// fpu16_top
module fpu16_top(
    input         aclk,
    input  [15:0] a,
    input  [15:0] b,
    input         a_valid,
    input         b_valid,
    output [15:0] add_result,
    output        add_valid,
    output [15:0] sub_result,
    output        sub_valid,
    output [15:0] mul_result,
    output        mul_valid,
    output [7:0]  cmp_result,
    output        cmp_valid
    );
For scale: roughly 700 flip-flops, about 95 I/O pins, ~31000 sq um of cells after synthesis.
make LEC_CHECK=0 CAP_MARGIN=15 CELL_PAD_IN_SITES_GLOBAL_PLACEMENT=3 CORE_ASPECT_RATIO=0.51 CORE_MARGIN=2 CORE_UTILIZATION=26 GPL_ROUTABILITY_DRIVEN=1 HOLD_SLACK_MARGIN=0.17 MIN_ROUTING_LAYER=met2 PLACE_DENSITY_LB_ADDON=0.16 SETUP_SLACK_MARGIN=-0.79 SLEW_MARGIN=20 finish   # period 8.0 ns
run.sh (not shown) runs the stock make flow with config.mk's settings and CLKGATE_MAP_FILE=.
The baseline finished but failed the layout checks on negative setup slack.
==> next run, changes <==
Settings changed: CAP_MARGIN 15 to 20, CELL_PAD_IN_SITES_GLOBAL_PLACEMENT 3 to not set, CORE_ASPECT_RATIO 0.51 to not set, CORE_UTILIZATION 26 to 72, GPL_ROUTABILITY_DRIVEN 1 to not set, HOLD_SLACK_MARGIN 0.17 to not set, MIN_ROUTING_LAYER met2 to not set, PLACE_DENSITY set to 0.38, PLACE_DENSITY_LB_ADDON 0.16 to not set, SETUP_SLACK_MARGIN -0.79 to not set.
Clock period 8.0 ns to 4.88 ns, I/O delays scaled along.
With this change the flow never finished: it broke off in global routing with GRT-0232.
Area after synthesis is unchanged.
Die area is lower by 63%.
Synthesized cell count is unchanged.
==> next run, changes <==
Settings changed: CORE_UTILIZATION 72 to 61, PLACE_DENSITY 0.38 to not set, SETUP_SLACK_MARGIN set to 1.56.
Clock period 4.88 ns to 5.67 ns, I/O delays scaled along.
=> This time the run reached the layout checks and failed them: negative setup slack; die area went up by about a fifth; synthesized area stays the same; synthesized cell count does not change.

Starting RTL as in the previous note.
clock: 4.42 ns
lec_check: 0
cap_margin: 20
core_margin: 2
core_utilization: 66
max_routing_layer: met4
setup_slack_margin: 1.17
slew_margin: 20
The first run finished with setup timing left.
Next try:
--- a/flow/config.mk
+++ b/flow/config.mk
@@ -8,6 +8,5 @@
 export CAP_MARGIN = 20
 export CORE_MARGIN = 2
-export CORE_UTILIZATION = 66
-export MAX_ROUTING_LAYER = met4
-export SETUP_SLACK_MARGIN = 1.17
+export CORE_UTILIZATION = 70
+export SETUP_SLACK_MARGIN = -0.48
 export SLEW_MARGIN = 20
==> flow/constraint.sdc (replaced) <==
create_clock -name core_clock -period 7.04 [get_ports {aclk}]
set_input_delay 1.4080 -clock core_clock [delete_from_list [all_inputs] [get_ports {aclk}]]
set_output_delay 1.4080 -clock core_clock [all_outputs]
set_load 0.01 [all_outputs]
Result:
- The changed run finished but fails on setup timing
- cell count came out lower by 3.5%
- worst setup slack improves by 2.3 ns
- synthesized cell count stays the same
- hold slack gains 0.0087 ns
- total power went down by 43%
- sequential power fell by 38%
- clock power shrinks by 44%

== v56 ==
fpu16_top again, from the RTL that the note above started with.
Settings: LEC_CHECK=0, ABC_AREA=1, CAP_MARGIN=15, CELL_PAD_IN_SITES_GLOBAL_PLACEMENT=3, CORE_ASPECT_RATIO=0.51, CORE_MARGIN=2, CORE_UTILIZATION=26, CTS_CLUSTER_SIZE=11, GPL_ROUTABILITY_DRIVEN=1, HOLD_SLACK_MARGIN=0.17, MIN_ROUTING_LAYER=met2, PLACE_DENSITY_LB_ADDON=0.16, SETUP_SLACK_MARGIN=-0.79, SLEW_MARGIN=20; clock period 8.0 ns.
| v56 | all stages done | FAIL | setup timing |
What v52 does differently from v56 at the input level:
- removing ABC_AREA (formerly 1)
- removing CTS_CLUSTER_SIZE (formerly 11)
- removing GPL_ROUTABILITY_DRIVEN (formerly 1)
- removing SETUP_SLACK_MARGIN (formerly -0.79)
- removing PLACE_DENSITY_LB_ADDON (formerly 0.16)
- removing MIN_ROUTING_LAYER (formerly met2)
- removing CELL_PAD_IN_SITES_GLOBAL_PLACEMENT (formerly 3)
- changing CAP_MARGIN from 15 to 20
- removing CORE_ASPECT_RATIO (formerly 0.51)
- removing HOLD_SLACK_MARGIN (formerly 0.17)
- changing CORE_UTILIZATION from 26 to 31
- changing the clock period (ns, I/O delays scaled along) from 8.0 to 7.96
Results
- Summary of v52 over v56: total negative slack for setup checks now larger; reg-to-reg setup timing slack now larger; combinational fraction of design power now smaller; slew at the pin closest to its max-slew limit now smaller.
- Peak per-stage delay on the critical path: v52 vs v56, no meaningful difference
- Against v56, v52 comes in 13 points lower on global-route total usage across every layer.
- v52 vs v56, count of clock-net buffers in the final layout went up by about 6%.
- Delta (v52 minus v56): CTS buffer count moved down, area figure in the yosys stat output increased by about 1.4% relative to the old numbers, sequential power level.
- Per the final summary, v52 finished and its layout is clean on timing, DRC and antenna.
Input changes introduced in v9 (baseline for comparison: v52):
- a change of CORE_UTILIZATION from 31 to 66
- a change of the clock period (ns, I/O delays scaled along) from 7.96 to 7.55
Notes after the runs:
Completing all stages was not enough for v9: its layout failed the final checks because of setup timing.
Actual transition at the worst max-transition pin up 47 ps in v9 wrt v52
Per the comparison of v9 with v52, number of placed instances, taps included decreased 676, count of plain and timing-repair buffers in the layout shows an increase of 11%, met1 usage went up 28 points.
Per the comparison of v9 with v52, met1 routed wirelength after detailed routing went down 1.7 mm, summed area of non-filler cells in the final layout went down about 0.7%.
Changes in v53 relative to v9:
- swapping 66 for 61 in CORE_UTILIZATION
- putting SETUP_SLACK_MARGIN at 1.36 where nothing was set
- swapping 7.55 for 5.51 in the clock period (ns, I/O delays scaled along)
Notes after the runs:
- v53 against v9: power per cell area went up by 42%, count of input and output buffers was more or less identical, fraction of the core area occupied by cells at floorplan went down by 4.9 points.
- Every stage of v53 finished as expected; the final checks, on the other hand, flagged setup timing, which means the layout fails.
Power and IR drop assume default switching activity.
